## ml_demodulator
module ml_demodulator(
    i_clk,
    i_reset,
    i_trig,
    i_y_hat,
    i_r,
    i_rd_rdy,
    o_rd_vld,
    o_llr,
    o_hard_bit
);
make LEC_CHECK=0 CAP_MARGIN=20 CELL_PAD_IN_SITES_GLOBAL_PLACEMENT=0 CORE_MARGIN=3 CORE_UTILIZATION=70 CTS_CLUSTER_SIZE=41 GPL_ROUTABILITY_DRIVEN=0 MAX_ROUTING_LAYER=met4 PLACE_DENSITY=0.58 SLEW_MARGIN=20 TNS_END_PERCENT=20 finish   # period 8.85 ns
run.sh (not shown) runs the stock make flow with config.mk's settings and CLKGATE_MAP_FILE=.
The starting point finished but fails on setup timing.
==> next run, changes <==
CELL_PAD_IN_SITES_GLOBAL_PLACEMENT = default   (was 0)
CORE_MARGIN = 2   (was 3)
CORE_UTILIZATION = 40   (was 70)
CTS_CLUSTER_SIZE = default   (was 41)
GPL_ROUTABILITY_DRIVEN = default   (was 0)
MAX_ROUTING_LAYER = default   (was met4)
PLACE_DENSITY = 0.6   (was 0.58)
TNS_END_PERCENT = default   (was 20)
clock period = 10.7 ns   (was 8.85 ns; I/O delays follow)
=> This time the run passed the timing, DRC and antenna checks. Routed wire length went down by a few percent. Clock-buffer cell count came out higher by 18. Sequential cell count is unchanged. Setup slack gets better by 1.2 ns. Die area rises by well over a third.
==> next run, changes <==
CORE_UTILIZATION = 70   (was 40)
CTS_CLUSTER_SIZE = 37   (was default)
PLACE_DENSITY = default   (was 0.6)
SETUP_SLACK_MARGIN = 0.72   (was default)
clock period = 4.57 ns   (was 10.7 ns; I/O delays follow)
=> The new run never finished: it broke off in 5_1_grt on GRT-0116. Synthesized area stays the same. Synthesized cell count does not change. Die size shrinks by about 40%.
==> next run, changes <==
CORE_UTILIZATION = 72   (was 70)
CTS_CLUSTER_DIAMETER = 318   (was default)
PLACE_DENSITY = 0.35   (was default)
SETUP_SLACK_MARGIN = 1.3   (was 0.72)
clock period = 4.47 ns   (was 4.57 ns; I/O delays follow)
What happened: The changed run did not get past 5_1_grt (GRT-0116); synthesized area stays the same; die size fell by 2.7%; synthesized cell count is unchanged.
==> next run, changes <==
CORE_UTILIZATION = 58   (was 72)
CTS_CLUSTER_DIAMETER = default   (was 318)
CTS_CLUSTER_SIZE = default   (was 37)
PLACE_DENSITY = 0.6   (was 0.35)
SETUP_SLACK_MARGIN = default   (was 1.3)
clock period = 8.89 ns   (was 4.47 ns; I/O delays follow)
Effect:
- The changed run completed, yet does not pass: setup timing
- die area climbs by a quarter to a third
- area after synthesis does not change
- synthesized cell count is unchanged

* * *

ml_demodulator again, from the RTL that the note above started with.
==> flow/config.mk <==
export PLATFORM = sky130hd
export DESIGN_NAME = ml_demodulator
export DESIGN_NICKNAME = ml_demodulator
export VERILOG_FILES = /design/flow/design.v
export SDC_FILE = /design/flow/constraint.sdc
export NUM_CORES = 4
export LEC_CHECK = 0
export CAP_MARGIN = 15
export CORE_MARGIN = 2
export CORE_UTILIZATION = 72
export CTS_CLUSTER_DIAMETER = 334
export CTS_CLUSTER_SIZE = 99
export PLACE_DENSITY = 0.4
export SLEW_MARGIN = 20
==> flow/constraint.sdc <==
create_clock -name core_clock -period 5.65 [get_ports {i_clk}]
set_input_delay 1.1300 -clock core_clock [delete_from_list [all_inputs] [get_ports {i_clk}]]
set_output_delay 1.1300 -clock core_clock [all_outputs]
set_load 0.01 [all_outputs]
The starting point ended with an error in global routing (5_1_grt) with GRT-0116.
Change:
--- a/flow/config.mk
+++ b/flow/config.mk
@@ -6,9 +6,9 @@
 export NUM_CORES = 4
 export LEC_CHECK = 0
-export CAP_MARGIN = 15
+export CAP_MARGIN = 20
 export CORE_MARGIN = 2
 export CORE_UTILIZATION = 72
-export CTS_CLUSTER_DIAMETER = 334
-export CTS_CLUSTER_SIZE = 99
-export PLACE_DENSITY = 0.4
+export CTS_CLUSTER_SIZE = 41
+export HOLD_SLACK_MARGIN = -0.08
+export SETUP_SLACK_MARGIN = 2.77
 export SLEW_MARGIN = 20
==> flow/constraint.sdc (replaced) <==
create_clock -name core_clock -period 9.44 [get_ports {i_clk}]
set_input_delay 1.8880 -clock core_clock [delete_from_list [all_inputs] [get_ports {i_clk}]]
set_output_delay 1.8880 -clock core_clock [all_outputs]
set_load 0.01 [all_outputs]
=> The changed run reached the layout checks and failed them: negative setup slack. Die size stays the same. Synthesized area does not change. Synthesized cell count is unchanged.
Change:
--- a/flow/config.mk
+++ b/flow/config.mk
@@ -6,9 +6,10 @@
 export NUM_CORES = 4
 export LEC_CHECK = 0
-export CAP_MARGIN = 20
+export CAP_MARGIN = 0
 export CORE_MARGIN = 2
 export CORE_UTILIZATION = 72
-export CTS_CLUSTER_SIZE = 41
+export CTS_CLUSTER_SIZE = 34
 export HOLD_SLACK_MARGIN = -0.08
-export SETUP_SLACK_MARGIN = 2.77
+export PLACE_DENSITY = 0.6
+export SETUP_SLACK_MARGIN = 1.6
 export SLEW_MARGIN = 20
==> flow/constraint.sdc (replaced) <==
create_clock -name core_clock -period 5.7 [get_ports {i_clk}]
set_input_delay 1.1400 -clock core_clock [delete_from_list [all_inputs] [get_ports {i_clk}]]
set_output_delay 1.1400 -clock core_clock [all_outputs]
set_load 0.01 [all_outputs]
What happened: With this change the flow aborted during global routing (5_1_grt) on GRT-0116; area after synthesis is unchanged; die size is unchanged; synthesized cell count does not change.
Change:
==> flow/config.mk (replaced) <==
export PLATFORM = sky130hd
export DESIGN_NAME = ml_demodulator
export DESIGN_NICKNAME = ml_demodulator
export VERILOG_FILES = /design/flow/design.v
export SDC_FILE = /design/flow/constraint.sdc
export NUM_CORES = 4
export LEC_CHECK = 0
export CAP_MARGIN = 20
export CORE_MARGIN = 2
export CORE_UTILIZATION = 70
export MAX_ROUTING_LAYER = met4
export PLACE_DENSITY = 0.6
export SLEW_MARGIN = 20
==> flow/constraint.sdc (replaced) <==
create_clock -name core_clock -period 8.81 [get_ports {i_clk}]
set_input_delay 1.7620 -clock core_clock [delete_from_list [all_inputs] [get_ports {i_clk}]]
set_output_delay 1.7620 -clock core_clock [all_outputs]
set_load 0.01 [all_outputs]
- The new run aborted during global routing (5_1_grt)
- synthesized cell count is unchanged
- synthesized area does not change
- die area climbs by 2.8%
